==> flow/design.v (excerpt) <==
module pipelined_cordic(
    input Clk, Rst,
    input signed[15:0] x_in, y_in, theta_in,
    output reg signed[15:0] sine_theta,
    output reg signed[15:0] cosine_theta
);
Settings: LEC_CHECK=0, ABC_AREA=1, CAP_MARGIN=20, CORE_MARGIN=2, CORE_UTILIZATION=72, CTS_CLUSTER_DIAMETER=327, CTS_CLUSTER_SIZE=96, PLACE_DENSITY=0.42, SLEW_MARGIN=20; clock period 2.21 ns.
run.sh (not shown) runs the stock make flow with config.mk's settings and CLKGATE_MAP_FILE=.
The starting point did not get past 4_1_cts with DPL-0038.
Edit:
--- a/flow/config.mk
+++ b/flow/config.mk
@@ -8,8 +8,10 @@
 export ABC_AREA = 1
 export CAP_MARGIN = 20
+export CORE_ASPECT_RATIO = 0.5
 export CORE_MARGIN = 2
 export CORE_UTILIZATION = 72
-export CTS_CLUSTER_DIAMETER = 327
-export CTS_CLUSTER_SIZE = 96
-export PLACE_DENSITY = 0.42
+export CTS_CLUSTER_DIAMETER = 394
+export CTS_CLUSTER_SIZE = 99
+export PLACE_DENSITY = 0.6
 export SLEW_MARGIN = 20
+export TNS_END_PERCENT = 5
==> flow/constraint.sdc (replaced) <==
create_clock -name core_clock -period 1.92 [get_ports {Clk}]
set_input_delay 0.3840 -clock core_clock [delete_from_list [all_inputs] [get_ports {Clk}]]
set_output_delay 0.3840 -clock core_clock [all_outputs]
set_load 0.01 [all_outputs]
This time the run did not get past 5_1_grt.
Synthesized cell count is unchanged.
Synthesized area is unchanged.
Die size is about the same.
Edit:
--- a/flow/config.mk
+++ b/flow/config.mk
@@ -7,11 +7,12 @@
 export LEC_CHECK = 0
 export ABC_AREA = 1
-export CAP_MARGIN = 20
-export CORE_ASPECT_RATIO = 0.5
+export CAP_MARGIN = 0
+export CORE_ASPECT_RATIO = 1.35
 export CORE_MARGIN = 2
 export CORE_UTILIZATION = 72
 export CTS_CLUSTER_DIAMETER = 394
 export CTS_CLUSTER_SIZE = 99
+export HOLD_SLACK_MARGIN = 0.28
 export PLACE_DENSITY = 0.6
+export SETUP_SLACK_MARGIN = -0.16
 export SLEW_MARGIN = 20
-export TNS_END_PERCENT = 5
Effect:
- This time the run did not get past 4_1_cts with DPL-0038
- synthesized cell count does not change
- die area hardly moves
- area after synthesis stays the same
Edit:
==> flow/config.mk (replaced) <==
export PLATFORM = sky130hd
export DESIGN_NAME = pipelined_cordic
export DESIGN_NICKNAME = pipelined_cordic
export VERILOG_FILES = /design/flow/design.v
export SDC_FILE = /design/flow/constraint.sdc
export NUM_CORES = 4
export LEC_CHECK = 0
export ABC_AREA = 1
export CAP_MARGIN = 5
export CORE_MARGIN = 2
export CORE_UTILIZATION = 72
export CTS_CLUSTER_DIAMETER = 379
export CTS_CLUSTER_SIZE = 17
export SETUP_SLACK_MARGIN = -0.25
export SLEW_MARGIN = 40
==> flow/constraint.sdc (replaced) <==
create_clock -name core_clock -period 2.43 [get_ports {Clk}]
set_input_delay 0.4860 -clock core_clock [delete_from_list [all_inputs] [get_ports {Clk}]]
set_output_delay 0.4860 -clock core_clock [all_outputs]
set_load 0.01 [all_outputs]
After rerunning:
- With this change the flow finished but fails on setup timing
- synthesized cell count does not change
- synthesized area does not change
- die size hardly moves

Setup of tundra:
pipelined_cordic again, from the RTL that the note above started with.
clock: 2.36 ns
lec_check: 0
abc_area: 1
cap_margin: 20
cell_pad_in_sites_detail_placement: 0
cell_pad_in_sites_global_placement: 0
core_margin: 2
core_utilization: 72
cts_cluster_size: 72
max_routing_layer: met5
place_density_lb_addon: 0.26
setup_slack_margin: 0.66
slew_margin: 35
In the summary table, tundra is marked failed, with error DPL-0038 raised in 4_1_cts.
Relative to tundra, the following input files were edited for garnet:
- a deleted CTS_CLUSTER_SIZE that had been 72
- a change of CORE_UTILIZATION from 72 to 54
- a deleted PLACE_DENSITY_LB_ADDON that had been 0.26
- a deleted CELL_PAD_IN_SITES_GLOBAL_PLACEMENT that had been 0
- a change of SLEW_MARGIN from 35 to 20
- an added PLACE_DENSITY of 0.6
- a deleted SETUP_SLACK_MARGIN that had been 0.66
- a deleted ABC_AREA that had been 1
- a deleted MAX_ROUTING_LAYER that had been met5
- a deleted CELL_PAD_IN_SITES_DETAIL_PLACEMENT that had been 0
- a change of the clock period (ns, I/O delays scaled along) from 2.36 to 3.96
## What came out
In summary, garnet completed successfully, with a layout that passed the timing, DRC and antenna checks.
tundra did not make it past 4_1_cts, where a tool error ended it.
Comparing garnet and tundra, number of placement rows is lower on tundra.
Against tundra, garnet reports a placer's final routability congestion estimate that is lower.
The lower share of synthesized area occupied by flip-flops and latches of garnet and tundra is in tundra.
tundra → garnet: height of the chip rose about 10%; XOR/XNOR share of the synthesized area higher; mean instance size in the synthesized netlist now sits higher; post-synthesis share of cell area spent on full adders, half adders and majority gates +1.7 points; portion of netlist area occupied by mux cells rose 1.2 points.
The number of cell instances after yosys synthesis in garnet sits 1991 below the value recorded for tundra.
When garnet is measured against tundra, its area of the die turns out 21% higher.
Compared to tundra, garnet has synthesis area per yosys about 9% lower.
